==> job 4856: inputs <==
==> flow/design.v <==
`timescale 1ns / 1ps
module main(
    input clk,rst,start,
    input [3:0]ip,
    output reg [59:0]ans,
    output reg finish
    );
    parameter [6:0]addr_max=100;
    reg [59:0]max,adder;
    reg [3:0]bram[addr_max-1:0];
    reg [6:0]addr,index,index_max;
    reg [3:0]state;
    always @(posedge clk)
    begin
        if(rst)
        begin
            addr<=0;ans<=0;max<=0;
            index<=0;index_max<=addr_max-12;
            state<=0;
            finish<=1;
        end
        else 
        begin
            case(state)
            0:
            begin
                addr<=0;ans<=adder;max<=0;
                index<=0;index_max<=addr_max-12;
                if(start)
                begin
                    finish<=0;
                    state<=1;
                end
                else finish<=1;
            end
            1:
            begin
                if(addr>=addr_max)
                begin
                    state<=2;
                    addr<=0;
                end
                else 
                begin
                    bram[addr]<=ip;
                    addr<=addr+1;
                end
            end
            2:
            begin
                if(addr<=index_max) 
                begin
                    if(bram[addr]>max[3:0])
                    begin
                        index<=addr;    
                        max[3:0]<=bram[addr];
                    end
                    addr<=addr+1;
                end
                else
                begin
                    addr<=index+1;
                    if(index_max>=99)state<=0;
                    else 
                    begin
                        index_max<=index_max+1;       
                        max<=max<<4;
                    end
                end
            end
            endcase        
        end   
    end
    reg [15:0]c;
    wire [15:0]cin={c[15:1],1'b0};
    genvar i;
    generate 
        for(i=1;i<16;i=i+1)
        begin:bcd_adder
            always @(*)
            begin
                if(rst) 
                begin
                    adder[4*i-1:4*(i-1)]=0;
                    c[i]=0;
                end
                else if(cin[i-1]+max[4*i-1:4*(i-1)]+ans[4*i-1:4*(i-1)]>9)
                begin
                    adder[4*i-1:4*(i-1)]=cin[i-1]+ans[4*i-1:4*(i-1)]+max[4*i-1:4*(i-1)]-10;
                    c[i]=1;
                end
                else
                begin
                    adder[4*i-1:4*(i-1)]=cin[i-1]+ans[4*i-1:4*(i-1)]+max[4*i-1:4*(i-1)];
                    c[i]=0;
                end
            end
        end
    endgenerate
endmodule
==> flow/run.sh <==
#!/bin/bash
# the make line also repeats each setting of config.mk as NAME=value (left out here)
make -C /OpenROAD-flow-scripts/flow DESIGN_CONFIG=/design/flow/config.mk WORK_HOME=/design/flow/orfs CLKGATE_MAP_FILE= finish
==> flow/config.mk <==
export PLATFORM = sky130hd
export DESIGN_NAME = main
export DESIGN_NICKNAME = main
export VERILOG_FILES = /design/flow/design.v
export SDC_FILE = /design/flow/constraint.sdc
export NUM_CORES = 4
export LEC_CHECK = 0
export CAP_MARGIN = 20
export CORE_MARGIN = 2
export CORE_UTILIZATION = 56
export CTS_CLUSTER_SIZE = 14
export SETUP_SLACK_MARGIN = 2.23
export SLEW_MARGIN = 20
==> flow/constraint.sdc <==
create_clock -name core_clock -period 18.4 [get_ports {clk}]
set_input_delay 3.6800 -clock core_clock [delete_from_list [all_inputs] [get_ports {clk}]]
set_output_delay 3.6800 -clock core_clock [all_outputs]
set_load 0.01 [all_outputs]
==> inputs of job 8580, as changes to job 4856 <==
- ABC_AREA: default -> 1
- CORE_UTILIZATION: 56 -> 68
- CTS_CLUSTER_SIZE: 14 -> 51
- SETUP_SLACK_MARGIN: 2.23 -> default
==> flow/constraint.sdc (replaced) <==
create_clock -name core_clock -period 19.7 [get_ports {clk}]
set_input_delay 3.9400 -clock core_clock [delete_from_list [all_inputs] [get_ports {clk}]]
set_output_delay 3.9400 -clock core_clock [all_outputs]
set_load 0.01 [all_outputs]
==> qor.csv <==
stage,metric,value,unit
run_status,status,"complete, but fails checks",
run_status,so_faults,setup timing,
worst_setup_path,worstReg2RegEnd,ans[58]$_SDFFE_PP0P_,
final_timing,setup_viol_count_final,11,
final_timing,fin_ws,-2780,ps
That was job 4856.
==> qor.csv <==
stage,metric,value,unit
run_status,status,"complete, but fails checks",
run_status,so_faults,setup timing,
final_timing,setup_viol_count_final,3,
final_timing,fin_ws,-70.9,ps
That was job 8580.

==> inputs of v31 <==
RTL: the design.v shown in full above, as it stands there.
Settings: LEC_CHECK=0, CAP_MARGIN=20, CORE_MARGIN=2, CORE_UTILIZATION=58, CTS_CLUSTER_SIZE=14, HOLD_SLACK_MARGIN=0.28, SETUP_SLACK_MARGIN=2.23, SLEW_MARGIN=20; clock period 17.4 ns.
run.sh (not shown) runs the stock make flow with config.mk's settings and CLKGATE_MAP_FILE=.
==> inputs of v18, as changes to v31 <==
==> flow/config.mk (replaced) <==
export PLATFORM = sky130hd
export DESIGN_NAME = main
export DESIGN_NICKNAME = main
export VERILOG_FILES = /design/flow/design.v
export SDC_FILE = /design/flow/constraint.sdc
export NUM_CORES = 4
export LEC_CHECK = 0
export CAP_MARGIN = 20
export CORE_MARGIN = 4
export CORE_UTILIZATION = 40
export CTS_CLUSTER_SIZE = 80
export SLEW_MARGIN = 25
==> flow/constraint.sdc (replaced) <==
create_clock -name core_clock -period 25.0 [get_ports {clk}]
set_input_delay 5.0000 -clock core_clock [delete_from_list [all_inputs] [get_ports {clk}]]
set_output_delay 5.0000 -clock core_clock [all_outputs]
set_load 0.01 [all_outputs]
==> inputs of v9, as changes to v31 <==
--- a/flow/config.mk
+++ b/flow/config.mk
@@ -7,8 +7,8 @@
 export LEC_CHECK = 0
 export CAP_MARGIN = 20
 export CORE_MARGIN = 2
-export CORE_UTILIZATION = 58
-export CTS_CLUSTER_SIZE = 14
-export HOLD_SLACK_MARGIN = 0.28
-export SETUP_SLACK_MARGIN = 2.23
+export CORE_UTILIZATION = 70
+export CTS_CLUSTER_SIZE = 22
+export PLACE_DENSITY_LB_ADDON = 0.0
+export SETUP_SLACK_MARGIN = 3.89
 export SLEW_MARGIN = 20
==> flow/constraint.sdc (replaced) <==
create_clock -name core_clock -period 13.6 [get_ports {clk}]
set_input_delay 2.7200 -clock core_clock [delete_from_list [all_inputs] [get_ports {clk}]]
set_output_delay 2.7200 -clock core_clock [all_outputs]
set_load 0.01 [all_outputs]
==> inputs of v1, as changes to v31 <==
==> flow/config.mk (replaced) <==
export PLATFORM = sky130hd
export DESIGN_NAME = main
export DESIGN_NICKNAME = main
export VERILOG_FILES = /design/flow/design.v
export SDC_FILE = /design/flow/constraint.sdc
export NUM_CORES = 4
export LEC_CHECK = 0
export CAP_MARGIN = 0
export CELL_PAD_IN_SITES_DETAIL_PLACEMENT = 2
export CORE_ASPECT_RATIO = 1.62
export CORE_MARGIN = 7
export CORE_UTILIZATION = 45
export CTS_CLUSTER_SIZE = 87
export GPL_TIMING_DRIVEN = 0
export HOLD_SLACK_MARGIN = -0.06
export PLACE_DENSITY = 0.48
export SLEW_MARGIN = 0
export TNS_END_PERCENT = 45
==> flow/constraint.sdc (replaced) <==
create_clock -name core_clock -period 25.0 [get_ports {clk}]
set_input_delay 5.0000 -clock core_clock [delete_from_list [all_inputs] [get_ports {clk}]]
set_output_delay 5.0000 -clock core_clock [all_outputs]
set_load 0.01 [all_outputs]
==> comparison <==
- The highest core utilization belongs to v9, the lowest to v18.
- v18 passed the timing, design-rule and antenna checks. v31 ran to the end with violations: negative setup slack. v1 completed with no timing, DRC or antenna violations. v9 produced a layout that fails on negative setup slack.
- The lowest first-iteration DRC count belongs to v1, the highest to v9.
- The lowest final cell count belongs to v9, the highest to v18.
- Critical path depth is the same in v31 and v1.
